// sram_logger
module sram_logger(
    input         CLK_48MHZ,
    input         RESET,           
    input         READ_CMD,
    input  [79:0] GEIG_DATA,
    input  [79:0] MAG_DATA,
    input  [31:0] SRAM_D_IN,
    output [17:0] SRAM_A,
    output [3:0]  SRAM_SRBS,
    output        SRAM_CE,
    output        SRAM_WE,
    output        SRAM_OE,
    output [15:0] SRAM_D_OUT,
    output        SRAM_D_OE,
    output [15:0] DATA_READ,
    output [17:0] W_ADDRESS,
    output        W_CHIP_SELECT,
    output [17:0] R_ADDRESS,
    output        R_CHIP_SELECT
);
Size: about 2,400 cells after synthesis, roughly 560 flip-flops, about 25,000 um^2 of cells after synthesis.
make LEC_CHECK=0 ABC_AREA=0 CAP_MARGIN=25 CORE_MARGIN=2 CORE_UTILIZATION=69 CTS_CLUSTER_SIZE=50 GPL_TIMING_DRIVEN=1 MAX_ROUTING_LAYER=met4 PLACE_DENSITY=0.61 SLEW_MARGIN=20 TNS_END_PERCENT=75 finish   # period 4.87 ns
run.sh (not shown) runs the stock make flow with config.mk's settings and CLKGATE_MAP_FILE=.
The baseline stopped in global routing.
==> next run, changes <==
Settings changed: ABC_AREA 0 to not set, CAP_MARGIN 25 to 20, CORE_UTILIZATION 69 to 40, CTS_CLUSTER_SIZE 50 to not set, GPL_TIMING_DRIVEN 1 to not set, MAX_ROUTING_LAYER met4 to not set, PLACE_DENSITY 0.61 to not set, TNS_END_PERCENT 75 to not set.
Clock period 4.87 ns to 10.0 ns, I/O delays scaled along.
With this change the flow produced a clean layout. Die area goes up by well over a third. Synthesized area does not change. Synthesized cell count is unchanged.
==> next run, changes <==
Settings changed: CORE_UTILIZATION 40 to 61, CTS_CLUSTER_SIZE set to 25, HOLD_SLACK_MARGIN set to 0.3, SETUP_SLACK_MARGIN set to -0.52.
Clock period 10.0 ns to 5.24 ns, I/O delays scaled along.
=>
- With this change the flow finished but failed the layout checks on setup timing
- via count climbs by 14%
- die size drops by 34%
- cell count climbs by 1.6%
- total power climbs by 96%
- synthesized area does not change
- combinational power climbs by 140%
- utilization climbs by 33 points
- non-clock buffer count climbs by 381
- worst hold slack is better by 0.0055 ns
==> next run, changes <==
Settings changed: CAP_MARGIN 20 to 40, CORE_UTILIZATION 61 to 70, CTS_CLUSTER_DIAMETER set to 246, CTS_CLUSTER_SIZE 25 to 17, HOLD_SLACK_MARGIN 0.3 to -0.08, PLACE_DENSITY set to 0.69, SETUP_SLACK_MARGIN -0.52 to not set.
Clock period 5.24 ns to 4.83 ns, I/O delays scaled along.
- Now the flow never finished: it broke off in global routing, error GRT-0232
- area after synthesis stays the same
- die size went down by 13%
- synthesized cell count stays the same
==> next run, changes <==
Settings changed: CAP_MARGIN 40 to 20, CORE_UTILIZATION 70 to 52, CTS_CLUSTER_DIAMETER 246 to not set, CTS_CLUSTER_SIZE 17 to not set, HOLD_SLACK_MARGIN -0.08 to not set, PLACE_DENSITY 0.69 to not set.
Clock period 4.83 ns to 4.93 ns, I/O delays scaled along.
=> This time the run went through all stages and came out clean; area after synthesis is unchanged; die size is higher by 34%; synthesized cell count does not change.

========
sram_logger again, from the RTL that the note above started with.
==> flow/config.mk <==
export PLATFORM = sky130hd
export DESIGN_NAME = sram_logger
export DESIGN_NICKNAME = sram_logger
export VERILOG_FILES = /design/flow/design.v
export SDC_FILE = /design/flow/constraint.sdc
export NUM_CORES = 4
export LEC_CHECK = 0
export ABC_AREA = 0
export CAP_MARGIN = 25
export CORE_MARGIN = 2
export CORE_UTILIZATION = 66
export CTS_CLUSTER_SIZE = 83
export GPL_TIMING_DRIVEN = 1
export MAX_ROUTING_LAYER = met4
export PLACE_DENSITY = 0.61
export SLEW_MARGIN = 20
export TNS_END_PERCENT = 15
==> flow/constraint.sdc <==
create_clock -name core_clock -period 4.87 [get_ports {CLK_48MHZ}]
set_input_delay 0.9740 -clock core_clock [delete_from_list [all_inputs] [get_ports {CLK_48MHZ}]]
set_output_delay 0.9740 -clock core_clock [all_outputs]
set_load 0.01 [all_outputs]
The starting point finished with negative setup slack left.
Rerun with:
--- a/flow/config.mk
+++ b/flow/config.mk
@@ -9,9 +9,9 @@
 export CAP_MARGIN = 25
 export CORE_MARGIN = 2
-export CORE_UTILIZATION = 66
-export CTS_CLUSTER_SIZE = 83
+export CORE_UTILIZATION = 69
+export CTS_CLUSTER_SIZE = 37
 export GPL_TIMING_DRIVEN = 1
 export MAX_ROUTING_LAYER = met4
 export PLACE_DENSITY = 0.61
 export SLEW_MARGIN = 20
-export TNS_END_PERCENT = 15
+export TNS_END_PERCENT = 75
Result: Now the flow did not get past global routing (5_1_grt). Synthesized cell count stays the same. Die area drops by 4.3%. Area after synthesis is unchanged.
Rerun with:
==> flow/config.mk (replaced) <==
export PLATFORM = sky130hd
export DESIGN_NAME = sram_logger
export DESIGN_NICKNAME = sram_logger
export VERILOG_FILES = /design/flow/design.v
export SDC_FILE = /design/flow/constraint.sdc
export NUM_CORES = 4
export LEC_CHECK = 0
export CAP_MARGIN = 20
export CORE_MARGIN = 2
export CORE_UTILIZATION = 10
export SLEW_MARGIN = 20
==> flow/constraint.sdc (replaced) <==
create_clock -name core_clock -period 12.5 [get_ports {CLK_48MHZ}]
set_input_delay 2.5000 -clock core_clock [delete_from_list [all_inputs] [get_ports {CLK_48MHZ}]]
set_output_delay 2.5000 -clock core_clock [all_outputs]
set_load 0.01 [all_outputs]
Result: Now the flow went through all stages and came out clean. Die size grows to 6.7 times its value. Synthesized cell count is unchanged. Synthesized area is unchanged.
Power figures rest on the tool's default switching activity, not on a simulated workload.
